==> inputs of run R <==
==> flow/design.v <==
module video_sync_generator(reset,
                            vga_clk,
                            blank_n,
                            HS,
                            VS);
input reset;
input vga_clk;
output reg blank_n;
output reg HS;
output reg VS;
parameter hori_line  = 800;                           
parameter hori_back  = 144;
parameter hori_front = 16;
parameter vert_line  = 525;
parameter vert_back  = 34;
parameter vert_front = 11;
parameter H_sync_cycle = 96;
parameter V_sync_cycle = 2;
reg [10:0] h_cnt;
reg [9:0]  v_cnt;
wire cHD,cVD,cDEN,hori_valid,vert_valid;
always@(posedge vga_clk,posedge reset)
begin
  if (reset)
  begin
     h_cnt<=11'd0;
     v_cnt<=10'd0;
  end
    else
    begin
      if (h_cnt==hori_line-1)
      begin 
         h_cnt<=11'd0;
         if (v_cnt==vert_line-1)
            v_cnt<=10'd0;
         else
            v_cnt<=v_cnt+1;
      end
      else
         h_cnt<=h_cnt+1;
    end
end
assign cHD = (h_cnt<H_sync_cycle)?1'b0:1'b1;
assign cVD = (v_cnt<V_sync_cycle)?1'b0:1'b1;
assign hori_valid = (h_cnt<(hori_line-hori_front)&& h_cnt>=hori_back)?1'b1:1'b0;
assign vert_valid = (v_cnt<(vert_line-vert_front)&& v_cnt>=vert_back)?1'b1:1'b0;
assign cDEN = hori_valid && vert_valid;
always@(posedge vga_clk)
begin
  HS<=cHD;
  VS<=cVD;
  blank_n<=cDEN;
end
endmodule
module mem_saida_seq(
    input [18:0] endereco,
    output [23:0] data_out);
wire [9:0] px = endereco % 19'd640;
wire [8:0] py = endereco / 19'd640;
wire faixa = ((py / 9'd10) % 2'd2) == 1'b1;  
reg [2:0] pixel;
always @(*) begin
    if (px < 10'd120 || px >= 10'd520)
        pixel = 3'b011;                        
    else if (px < 10'd128 || px >= 10'd512)
        pixel = faixa ? 3'b100 : 3'b111;       
    else if (px == 10'd223 || px == 10'd319 || px == 10'd414)
        pixel = 3'b111;                        
    else
        pixel = 3'b000;                        
end
assign data_out[23:16] = {8{pixel[2]}};  
assign data_out[15:8]  = {8{pixel[1]}};  
assign data_out[7:0]   = {8{pixel[0]}};  
endmodule
module draw_dynamic_cars(
input clk,
    input [18:0] addr,         
    input [23:0] bgr_data_in,
    input [5:0] CAR_WIDTH,
    input [5:0] CAR_HEIGHT,
    input [10:0] SCREEN_WIDTH,
    input [9:0] SCREEN_HEIGHT,
    input [9:0] car_user_x,
    input [8:0] CAR_USER_Y,            
    input [9:0] car2_x,               
    input [9:0] car2_y,               
    input [9:0] car3_x,               
    input [9:0] car3_y,
    input SHOW_CARS,
    output reg [23:0] bgr_data_out           
);
    wire [9:0] pixel_x = addr % SCREEN_WIDTH;
    wire [8:0] pixel_y = addr / SCREEN_WIDTH;
    always @(posedge clk) begin
		if (SHOW_CARS) begin
        	if (pixel_x >= car_user_x && pixel_x < car_user_x + CAR_WIDTH &&
            	    pixel_y >= CAR_USER_Y && pixel_y < CAR_USER_Y + CAR_HEIGHT) begin
			if (pixel_y <= (CAR_USER_Y + 1) && ((pixel_x <= (car_user_x + 4) &&
			    pixel_x >= (car_user_x + 3)) || (pixel_x <= (car_user_x + 19) && pixel_x >= (car_user_x + 18))))
				bgr_data_out = 24'hFFFFFF;
			else if ((pixel_y <= CAR_USER_Y + 10) && (pixel_y >= CAR_USER_Y + 7) && 
				(pixel_x <= car_user_x + 17) && (pixel_x >= car_user_x + 5))
				bgr_data_out = 24'hFFFFFF;
			else if ((pixel_y <= CAR_USER_Y + 29) && (pixel_y >= CAR_USER_Y + 27) && 
				(pixel_x <= car_user_x + 16) && (pixel_x >= car_user_x + 6))
				bgr_data_out = 24'hFFFFFF;
			else if (pixel_x == car_user_x + 2 || pixel_x == car_user_x + 3 ||
				 pixel_x == car_user_x + 19 || pixel_x == car_user_x + 20) begin
				if ((pixel_x == car_user_x + 2 || pixel_x == car_user_x + 20) && ((pixel_y <= CAR_USER_Y + 23)&&
				(pixel_y >= CAR_USER_Y + 13)))
				bgr_data_out = 24'hFFFFFF;
				else if ((pixel_x == car_user_x + 3 || pixel_x == car_user_x + 19) && ((pixel_y <= CAR_USER_Y + 24)&&
				(pixel_y >= CAR_USER_Y + 12)))
				bgr_data_out = 24'hFFFFFF;
				else bgr_data_out = 24'h007BFF;
			end
			else if (((pixel_y <= CAR_USER_Y + 6) && (pixel_y >= CAR_USER_Y + 3)) || 
				((pixel_y <= CAR_USER_Y + 32) && (pixel_y >= CAR_USER_Y + 29))) begin
				if (pixel_x == car_user_x || pixel_x == (car_user_x + CAR_WIDTH - 1)) 
					bgr_data_out = 24'h555555;
				else bgr_data_out = 24'h007BFF;
			end
			else if (((pixel_y == CAR_USER_Y) || (pixel_y == (CAR_USER_Y + CAR_HEIGHT - 1))) &&
    			   ((pixel_x == car_user_x) || (pixel_x == (car_user_x + CAR_WIDTH - 1)))) begin
    				bgr_data_out = 24'h000000;
			end
			else bgr_data_out = 24'h007BFF;
        	end
		else if ((pixel_y == CAR_USER_Y + 8) && (pixel_x == (car_user_x - 1) || pixel_x == (car_user_x + CAR_WIDTH))) 
			bgr_data_out = 24'h007BFF;
        	else if (pixel_x >= car2_x && pixel_x < car2_x + CAR_WIDTH &&
                	pixel_y >= car2_y && pixel_y < car2_y + CAR_HEIGHT && car2_y > 0) begin
			begin
				if (pixel_y <= (car2_y + 1) && ((pixel_x <= (car2_x + 4) &&
			    	    pixel_x >= (car2_x + 3)) || (pixel_x <= (car2_x + 19) && pixel_x >= (car2_x + 18))))
					bgr_data_out = 24'hFFFFFF;
				else if ((pixel_y <= car2_y + 10) && (pixel_y >= car2_y + 7) && 
				        (pixel_x <= car2_x + 17) && (pixel_x >= car2_x + 5))
					bgr_data_out = 24'hFFFFFF;
				else if ((pixel_y <= car2_y + 29) && (pixel_y >= car2_y + 27) && 
				        (pixel_x <= car2_x + 16) && (pixel_x >= car2_x + 6))
					bgr_data_out = 24'hFFFFFF;
				else if (pixel_x == car2_x + 2 || pixel_x == car2_x + 3 ||
				 	pixel_x == car2_x + 19 || pixel_x == car2_x + 20) begin
					if ((pixel_x == car2_x + 2 || pixel_x == car2_x + 20) && ((pixel_y <= car2_y + 23)&&
				   	   (pixel_y >= car2_y + 13)))
						bgr_data_out = 24'hFFFFFF;
					else if ((pixel_x == car2_x + 3 || pixel_x == car2_x + 19) && ((pixel_y <= car2_y + 24)&&
				        	(pixel_y >= car2_y + 12)))
						bgr_data_out = 24'hFFFFFF;
					else bgr_data_out = 24'hFF4500;
				end
				else if (((pixel_y <= car2_y + 6) && (pixel_y >= car2_y + 3)) || 
					((pixel_y <= car2_y + 32) && (pixel_y >= car2_y + 29))) begin
					if (pixel_x == car2_x || pixel_x == (car2_x + CAR_WIDTH - 1)) 
						bgr_data_out = 24'h555555;
					else bgr_data_out = 24'hFF4500;
				end
				else if (((pixel_y == car2_y) || (pixel_y == (car2_y + CAR_HEIGHT - 1))) &&
    			   		((pixel_x == car2_x) || (pixel_x == (car2_x + CAR_WIDTH - 1)))) begin
    					bgr_data_out = 24'h000000;
				end
				else bgr_data_out = 24'hFF4500;
			end
        	end
		else if ((pixel_y == car2_y + 8) && (pixel_x == (car2_x - 1) || pixel_x == (car2_x + CAR_WIDTH))) 
			bgr_data_out = 24'hFF4500;
        	else if (pixel_x >= car3_x && pixel_x < car3_x + CAR_WIDTH &&
                	pixel_y >= car3_y && pixel_y < car3_y + CAR_HEIGHT) begin
			if (pixel_y <= (car3_y + 1) && ((pixel_x <= (car3_x + 4) &&
			   pixel_x >= (car3_x + 3)) || (pixel_x <= (car3_x + 19) && pixel_x >= (car3_x + 18))))
				bgr_data_out = 24'hFFFFFF;
			else if ((pixel_y <= car3_y + 10) && (pixel_y >= car3_y + 7) && 
				(pixel_x <= car3_x + 17) && (pixel_x >= car3_x + 5))
				bgr_data_out = 24'hFFFFFF;
			else if ((pixel_y <= car3_y + 29) && (pixel_y >= car3_y + 27) && 
				(pixel_x <= car3_x + 16) && (pixel_x >= car3_x + 6))
				bgr_data_out = 24'hFFFFFF;
			else if (pixel_x == car3_x + 2 || pixel_x == car3_x + 3 ||
				 pixel_x == car3_x + 19 || pixel_x == car3_x + 20) begin
				if ((pixel_x == car3_x + 2 || pixel_x == car3_x + 20) && ((pixel_y <= car3_y + 23)&&
				  (pixel_y >= car3_y + 13)))
					bgr_data_out = 24'hFFFFFF;
				else if ((pixel_x == car3_x + 3 || pixel_x == car3_x + 19) && ((pixel_y <= car3_y + 24)&&
				        (pixel_y >= car3_y + 12)))
					bgr_data_out = 24'hFFFFFF;
				else bgr_data_out = 24'hFF4500;
			end
			else if (((pixel_y <= car3_y + 6) && (pixel_y >= car3_y + 3)) || 
				((pixel_y <= car3_y + 32) && (pixel_y >= car3_y + 29))) begin
				if (pixel_x == car3_x || pixel_x == (car3_x + CAR_WIDTH - 1)) 
					bgr_data_out = 24'h555555;
				else bgr_data_out = 24'hFF4500;
			end
			else if (((pixel_y == car3_y) || (pixel_y == (car3_y + CAR_HEIGHT - 1))) &&
    			   	((pixel_x == car3_x) || (pixel_x == (car3_x + CAR_WIDTH - 1)))) begin
    				bgr_data_out = 24'h000000;
			end
			else bgr_data_out = 24'hFF4500;
        	end
		else if ((pixel_y == car3_y + 8) && (pixel_x == (car3_x - 1) || pixel_x == (car3_x + CAR_WIDTH))) 
			bgr_data_out = 24'hFF4500;
		else bgr_data_out = bgr_data_in;
		end
		else bgr_data_out = bgr_data_in;
    end
endmodule
module enduro_video(iRST_n,
                    iVGA_CLK,
                    show_cars,
                    car_user_x,
                    car2_x,
                    car2_y,
                    car3_x,
                    car3_y,
                    oBLANK_n,
                    oHS,
                    oVS,
                    b_data,
                    g_data,
                    r_data);
input iRST_n;
input iVGA_CLK;
input show_cars;
input [9:0] car_user_x;
input [9:0] car2_x;
input [9:0] car2_y;
input [9:0] car3_x;
input [9:0] car3_y;
output reg oBLANK_n;
output reg oHS;
output reg oVS;
output [7:0] b_data;
output [7:0] g_data;
output [7:0] r_data;
wire rst;
reg [18:0] ADDR;
wire [9:0] SCREEN_HEIGHT;
wire [10:0] SCREEN_WIDTH;
wire [5:0] CAR_WIDTH, CAR_HEIGHT;
wire [8:0] CAR_USER_Y;
wire [23:0] BGR_data_out;
assign SCREEN_HEIGHT = 10'd480;
assign SCREEN_WIDTH = 11'd640;
assign CAR_WIDTH = 6'd23;
assign CAR_HEIGHT = 6'd36;
assign CAR_USER_Y = SCREEN_HEIGHT - CAR_HEIGHT;
wire [23:0] bgr_data_raw;
wire cBLANK_n,cHS,cVS;
assign rst = ~iRST_n;
video_sync_generator LTM_ins (.vga_clk(iVGA_CLK),
                              .reset(rst),
                              .blank_n(cBLANK_n),
                              .HS(cHS),
                              .VS(cVS));
always@(posedge iVGA_CLK, negedge iRST_n)
begin
  if (!iRST_n)
     ADDR<=19'd0;
  else if (cHS==1'b0 && cVS==1'b0)
     ADDR<=19'd0;
  else if (cBLANK_n==1'b1)
     ADDR<=ADDR+1;
end
    draw_dynamic_cars draw_cars(
			.clk(iVGA_CLK),
        .addr(ADDR),
        .bgr_data_in(bgr_data_raw),
        .bgr_data_out(BGR_data_out),
			.SHOW_CARS(show_cars),
        .CAR_WIDTH(CAR_WIDTH),
        .CAR_HEIGHT(CAR_HEIGHT),
        .SCREEN_WIDTH(SCREEN_WIDTH),
        .SCREEN_HEIGHT(SCREEN_HEIGHT),
			.CAR_USER_Y(CAR_USER_Y),
        .car_user_x(car_user_x),
        .car2_x(car2_x),
        .car2_y(car2_y),
        .car3_x(car3_x),
        .car3_y(car3_y)
    );
mem_saida_seq memu0 (
    .endereco(ADDR),
	.data_out(bgr_data_raw)
);
assign b_data = BGR_data_out[7:0];
assign g_data = BGR_data_out[15:8];
assign r_data = BGR_data_out[23:16];
always@(posedge iVGA_CLK)
begin
  oHS<=cHS;
  oVS<=cVS;
  oBLANK_n<=cBLANK_n;
end
endmodule
==> flow/run.sh <==
#!/bin/bash
# the make line also repeats each setting of config.mk as NAME=value (left out here)
make -C /OpenROAD-flow-scripts/flow DESIGN_CONFIG=/design/flow/config.mk WORK_HOME=/design/flow/orfs CLKGATE_MAP_FILE= finish
==> flow/config.mk <==
export PLATFORM = sky130hd
export DESIGN_NAME = enduro_video
export DESIGN_NICKNAME = enduro_video
export VERILOG_FILES = /design/flow/design.v
export SDC_FILE = /design/flow/constraint.sdc
export NUM_CORES = 4
export LEC_CHECK = 0
export CAP_MARGIN = 20
export CORE_MARGIN = 2
export CORE_UTILIZATION = 72
export CTS_CLUSTER_DIAMETER = 233
export HOLD_SLACK_MARGIN = -0.08
export PLACE_DENSITY = 0.37
export SETUP_SLACK_MARGIN = 1.72
export SLEW_MARGIN = 20
==> flow/constraint.sdc <==
create_clock -name core_clock -period 7.16 [get_ports {iVGA_CLK}]
set_input_delay 1.4320 -clock core_clock [delete_from_list [all_inputs] [get_ports {iVGA_CLK}]]
set_output_delay 1.4320 -clock core_clock [all_outputs]
set_load 0.01 [all_outputs]
==> inputs of run B, as changes to run R <==
- CORE_UTILIZATION: 72 -> 49
- CTS_CLUSTER_DIAMETER: 233 -> not set
- HOLD_SLACK_MARGIN: -0.08 -> not set
- PLACE_DENSITY: 0.37 -> not set
- SETUP_SLACK_MARGIN: 1.72 -> not set
==> flow/constraint.sdc (replaced) <==
create_clock -name core_clock -period 8.67 [get_ports {iVGA_CLK}]
set_input_delay 1.7340 -clock core_clock [delete_from_list [all_inputs] [get_ports {iVGA_CLK}]]
set_output_delay 1.7340 -clock core_clock [all_outputs]
set_load 0.01 [all_outputs]
==> inputs of run M, as changes to run R <==
- CORE_ASPECT_RATIO: not set -> 0.88
- CTS_CLUSTER_DIAMETER: 233 -> not set
- CTS_CLUSTER_SIZE: not set -> 14
- PLACE_DENSITY: 0.37 -> not set
- PLACE_DENSITY_LB_ADDON: not set -> 0.24
- SETUP_SLACK_MARGIN: 1.72 -> not set
- SLEW_MARGIN: 20 -> 0
==> flow/constraint.sdc (replaced) <==
create_clock -name core_clock -period 5.9 [get_ports {iVGA_CLK}]
set_input_delay 1.1800 -clock core_clock [delete_from_list [all_inputs] [get_ports {iVGA_CLK}]]
set_output_delay 1.1800 -clock core_clock [all_outputs]
set_load 0.01 [all_outputs]
==> comparison <==
Run M died in global routing (5_1_grt) (GRT-0232). Run R produced a clean layout. Run B finished with timing, DRC and antenna clean. Power: run R is larger than run B (25%). Between run B and run R, the lower register-to-register slack is in run R (gap 0.04 ns). Between run B and run R, the lower sequential share of layout area is in run R (gap 0.23 points). Between run R and run B, the lower worst hold slack is in run B (gap 0.0054 ns). In count of clock-buffer cells in the layout, run R and run B do not differ. Of run R and run B, run B has the higher final cell count (gap 2.3%, measured against run B). Between run R and run B, the lower fmax is in run B (gap 23%, measured against run B).
No activity file was given, so power comes from the tool's default toggle rates.
